Setup of build 95:
==> flow/design.v (excerpt) <==
module cordic_native(
    I_rst_n,                 
    I_clk,                   
    I_init_phase,            
    I_change_phase,           
    I_inc_phase,             
    O_cos,                   
    O_sin                    
    );
    input wire I_rst_n;
    input wire I_clk;
    input wire [14 - 1: 0] I_init_phase;
    input wire I_change_phase;
    input wire [14 - 1: 0] I_inc_phase;
    output reg [14 - 1: 0] O_cos;
    output reg [14 - 1: 0] O_sin;
    reg [14 - 1: 0] R_current_phase ;
    wire [14 - 1: 0] S_cos;
    wire [14 - 1: 0] S_sin;
    parameter DIR_FWD = 1'b0;
    parameter DIR_BAK = 1'b1;
    reg R_phase_dir ;
    reg R_cos_dir ;
    parameter MAX_PHASE = 14'd2047;
    parameter MIN_PHASE = -14'd2048;
    wire S_reach_top;  
    assign S_reach_top = (R_current_phase[14 - 1]==0)&&(R_current_phase + I_inc_phase > MAX_PHASE);
    wire S_reach_bottom;  
    assign S_reach_bottom = (R_current_phase[14 - 1]==1)&&(R_current_phase - I_inc_phase < MIN_PHASE);
    always@(posedge I_clk)
    begin
        if (I_rst_n == 0) R_phase_dir <= DIR_FWD;
        else begin
            if (R_phase_dir == DIR_FWD)
                if (S_reach_top) R_phase_dir <= DIR_BAK;
                else R_phase_dir <= DIR_FWD;
            else  
            begin
                if (S_reach_bottom) R_phase_dir <= DIR_FWD;
                else R_phase_dir <= DIR_BAK;
            end
        end
    end
    always @(posedge I_clk)
    begin
        if (I_rst_n == 0) R_current_phase <= I_init_phase;
        else if (I_change_phase == 1'b1) R_current_phase <= I_init_phase;
        else 
            case(R_phase_dir)
            DIR_FWD: if (S_reach_top) R_current_phase <= MAX_PHASE - (R_current_phase + I_inc_phase - MAX_PHASE);
                     else R_current_phase <= R_current_phase + I_inc_phase;
            DIR_BAK: if (S_reach_bottom) R_current_phase <= MIN_PHASE + (R_current_phase - I_inc_phase - MIN_PHASE);
                     else R_current_phase <= R_current_phase - I_inc_phase;
            endcase
    end 
  ...
For scale: roughly 4,200 cells after synthesis, ~550 flip-flops, roughly 36,000 um^2 of cells after synthesis.
clock: 3.95 ns
lec_check: 0
cap_margin: 25
cell_pad_in_sites_global_placement: 3
core_margin: 7
core_utilization: 69
cts_cluster_diameter: 236
cts_cluster_size: 43
hold_slack_margin: 0.16
max_routing_layer: met4
min_routing_layer: met2
place_density_lb_addon: 0.15
slew_margin: 25
tns_end_percent: 55
run.sh (not shown) runs the stock make flow with config.mk's settings and CLKGATE_MAP_FILE=.
Flow for build 95 halted at global placement without I/O (3_1_place_gp_skip_io), error code FLW-0024.
### build 95 -> build 93
Settings: a deleted PLACE_DENSITY_LB_ADDON that had been 0.15; an added CELL_PAD_IN_SITES_DETAIL_PLACEMENT of 1; an added CORE_ASPECT_RATIO of 0.91; a deleted CTS_CLUSTER_DIAMETER that had been 236; an added ABC_AREA of 1; an added PLACE_DENSITY of 0.79; a deleted CTS_CLUSTER_SIZE that had been 43; a change of TNS_END_PERCENT from 55 to 50; a change of CORE_MARGIN from 7 to 3; an added GPL_ROUTABILITY_DRIVEN of 0; a change of CAP_MARGIN from 25 to 20; a deleted MIN_ROUTING_LAYER that had been met2; a change of CORE_UTILIZATION from 69 to 23; a deleted HOLD_SLACK_MARGIN that had been 0.16; a change of the clock period (ns, I/O delays scaled along) from 3.95 to 5.0.
Notes after the runs:
Build 93 has completed all stages; timing, DRC and antenna checks passed.
Build 93 reports a higher floorplan die area than build 95 does.
Build 93 against build 95: post-synthesis compound-gate area fraction climbed 5.5 points; gate count after technology mapping increased 956.
Input-level comparison between build 34 and build 93:
Settings: removing CORE_ASPECT_RATIO (formerly 0.91); removing CELL_PAD_IN_SITES_GLOBAL_PLACEMENT (formerly 3); removing GPL_ROUTABILITY_DRIVEN (formerly 0); changing SLEW_MARGIN from 25 to 20; removing MAX_ROUTING_LAYER (formerly met4); removing CELL_PAD_IN_SITES_DETAIL_PLACEMENT (formerly 1); changing CORE_UTILIZATION from 23 to 70; removing TNS_END_PERCENT (formerly 50); changing CORE_MARGIN from 3 to 2; removing PLACE_DENSITY (formerly 0.79); changing the clock period (ns, I/O delays scaled along) from 5.0 to 2.84.
Notes after the runs:
- Build 93 and build 34: one clean run, build 93; the rest did not finish clean.
- Build 34 finished all stages; layout check result: FAIL, due to negative setup slack.
- Total area of multi-input combinational cells delta for build 34 relative to build 93: 660 um^2 higher
- Of build 34 and build 93, the run reporting the lower fraction of area in non-clock buffers was build 93.
What build 78 does differently from build 34 at the input level:
Settings: SETUP_SLACK_MARGIN: unset -> 0.87; CORE_UTILIZATION: 70 -> 61; ABC_AREA: 1 -> unset; the clock period (ns, I/O delays scaled along): 2.84 -> 3.24.
==> results <==
Across build 34 and build 78, a clean result was obtained everywhere but in build 34.
Taking build 34 as the reference, in build 78 worst slew slack as a fraction of its limit lost 4.2 points; overall routed net length rose 9500 um; final worst hold slack now sits at about the same level.
On build 78: area of the synthesized netlist per yosys stat is 3.6% lower than what build 34 gave.
Transition time at the pin with the least slew margin: build 78 higher than build 34
